==> run a <==
Design top, start of the top module:
module top(
     input wire clk, reset,
     input wire start, si,
     output wire [3:0] an,
     output wire [7:0] sseg
    );
Settings: LEC_CHECK=0, CAP_MARGIN=20, CORE_MARGIN=2, CORE_UTILIZATION=26, GPL_TIMING_DRIVEN=0, SETUP_SLACK_MARGIN=1.92, SLEW_MARGIN=20; clock period 10.0 ns.
run.sh (not shown) runs the stock make flow with config.mk's settings and CLKGATE_MAP_FILE=.
==> run b: changes against run a <==
Settings changed: ABC_AREA set to 1, CORE_ASPECT_RATIO set to 0.88, CORE_UTILIZATION 26 to 72, CTS_CLUSTER_DIAMETER set to 96, GPL_ROUTABILITY_DRIVEN set to 0, GPL_TIMING_DRIVEN 0 to unset, PLACE_DENSITY set to 0.39, SETUP_SLACK_MARGIN 1.92 to 0.72.
==> flow/constraint.sdc (replaced) <==
create_clock -name core_clock -period 2.9 [get_ports {clk}]
set_input_delay 0.5800 -clock core_clock [delete_from_list [all_inputs] [get_ports {clk}]]
set_output_delay 0.5800 -clock core_clock [all_outputs]
set_load 0.01 [all_outputs]
==> run c: changes against run a <==
Settings changed: ABC_AREA set to 1, CAP_MARGIN 20 to 30, CORE_ASPECT_RATIO set to 0.74, CORE_UTILIZATION 26 to 25, GPL_ROUTABILITY_DRIVEN set to 0, GPL_TIMING_DRIVEN 0 to unset, HOLD_SLACK_MARGIN set to 0.19, MAX_ROUTING_LAYER set to met4, PLACE_DENSITY_LB_ADDON set to 0.02, SETUP_SLACK_MARGIN 1.92 to -0.08, SLEW_MARGIN 20 to 35.
==> run d: changes against run a <==
Settings changed: CORE_UTILIZATION 26 to 41, GPL_TIMING_DRIVEN 0 to unset, SETUP_SLACK_MARGIN 1.92 to unset.
==> flow/constraint.sdc (replaced) <==
create_clock -name core_clock -period 5.22 [get_ports {clk}]
set_input_delay 1.0440 -clock core_clock [delete_from_list [all_inputs] [get_ports {clk}]]
set_output_delay 1.0440 -clock core_clock [all_outputs]
set_load 0.01 [all_outputs]
==> run notes <==
Reports from this run.

- Final hold analysis gives a worst-case slack of 0.4234 ns.
- The timing-limited maximum frequency reads 355.0 MHz.
- The number of buffers and inverters on the critical path is 3.
- The growth of design area from synthesis to finish reads 15.10%.
- The detailed router finished its first iteration with 1,260 violations.
- The completed layout was analyzed and its total power is 8.416 mW.
- The number of buffers inserted by port buffering reads 15.
- Leaving out filler cells and counting taps, the final layout contains 2,223.
- The share of total power dissipated in combinational logic is 15.2%.
- The routed design could run at a clock period as short as 2.817 ns.
- In this run the tightest slew margin relative to its limit is 55.66%.
- The flow ran to the end and the layout has no timing, DRC or antenna violations.
- The final layout contains 2,015 nets.
- Wire segments on met2 add up to 16,150 um in the final route.
- Per the repair_timing log after CTS, setup buffers inserted total 15.
- The buffer count excluding the clock tree in the final layout is 76.
- The cell depth of the worst hold path is 1.
- In this run, placement finished with an instance count of 2,136.
- The data required time at the worst endpoint reads 2.32 ns.
- The and-or/or-and share of the synthesized area is 17.33%.
- The power density over cell area is 542.2 nW/um2.
(the above is from run b)
==> run notes <==
Reports from this run.

- The power consumption is 4.561 mW.
- The starting DRC count in detailed routing reads 615.
- For this run, the post-layout net count is 1,515.
- After the flow finishes, the layout carries non-filler instances totaling 1,888.
- The minimum hold slack reads 0.4543 ns.
- In this run, placement finished with an instance count of 1,831.
- The power density over cell area is 319.0 nW/um2.
- The timing report notes that buffer and inverter cells on the critical path total 3.
- The data required time at the worst endpoint is 4.18 ns.
- Non-clock buffers in the final layout number 29.
- The growth of design area from synthesis to finish reads 12.77%.
- The and-or/or-and share of the synthesized area reads 17.77%.
- The combinational fraction of design power is 1.7%.
- The cell depth of the worst hold path reads 1.
- The flow ran to the end and the layout has no timing, DRC or antenna violations.
- The routed length on met2 is 12,130 um.
- The post-CTS repair timing setup buffer count is 0.
(the above is from run d)
==> run notes <==
Reports from this run.

- The cell depth of the worst hold path reads 2.
- The flow ran to the end and the layout has no timing, DRC or antenna violations.
- The worst slew margin relative to its limit is 40.49%.
- The routed length on met2 is 14,750 um.
- The worst path buffer plus inverter count is 4.
- The post-CTS repair timing setup buffer count reads 0.
- After layout, the minimum clock period comes to 5.412 ns.
- The number of buffers inserted by port buffering is 14.
- For this run, the number of standard cells in the final layout without fillers is 2,176.
- The combinational fraction of design power reads 2.0%.
- Final hold analysis gives a worst-case slack of 0.4599 ns.
- The power density over cell area is 161.5 nW/um2.
(the above is from run a)
==> run notes <==
Reports from this run.

- The run finished with no timing, DRC or antenna violations.
- The number of nets in the final layout reads 1,974.
- The power consumption is 2.638 mW.
- The timing-limited maximum frequency is 190.0 MHz.
- The worst path buffer plus inverter count is 2.
- The starting DRC count in detailed routing reads 521.
- Post-CTS timing repair inserted 0 buffers for setup.
- The detailed router reports a met2 wire length of 14,710 um.
- The cell depth of the worst hold path reads 2.
- The number of buffers inserted by port buffering reads 15.
- The critical path endpoint has a required time of 8.00 ns.
- The worst slew margin relative to its limit reads 44.59%.
- The growth of design area from synthesis to finish is 14.52%.
- The post-route non-filler standard cell count reads 2,662.
- The final critical path time including I/O delays and setup reads 5.262 ns.
- The combinational fraction of design power is 10.0%.
(the above is from run c)
Power figures rest on the tool's default switching activity, not on a simulated workload.
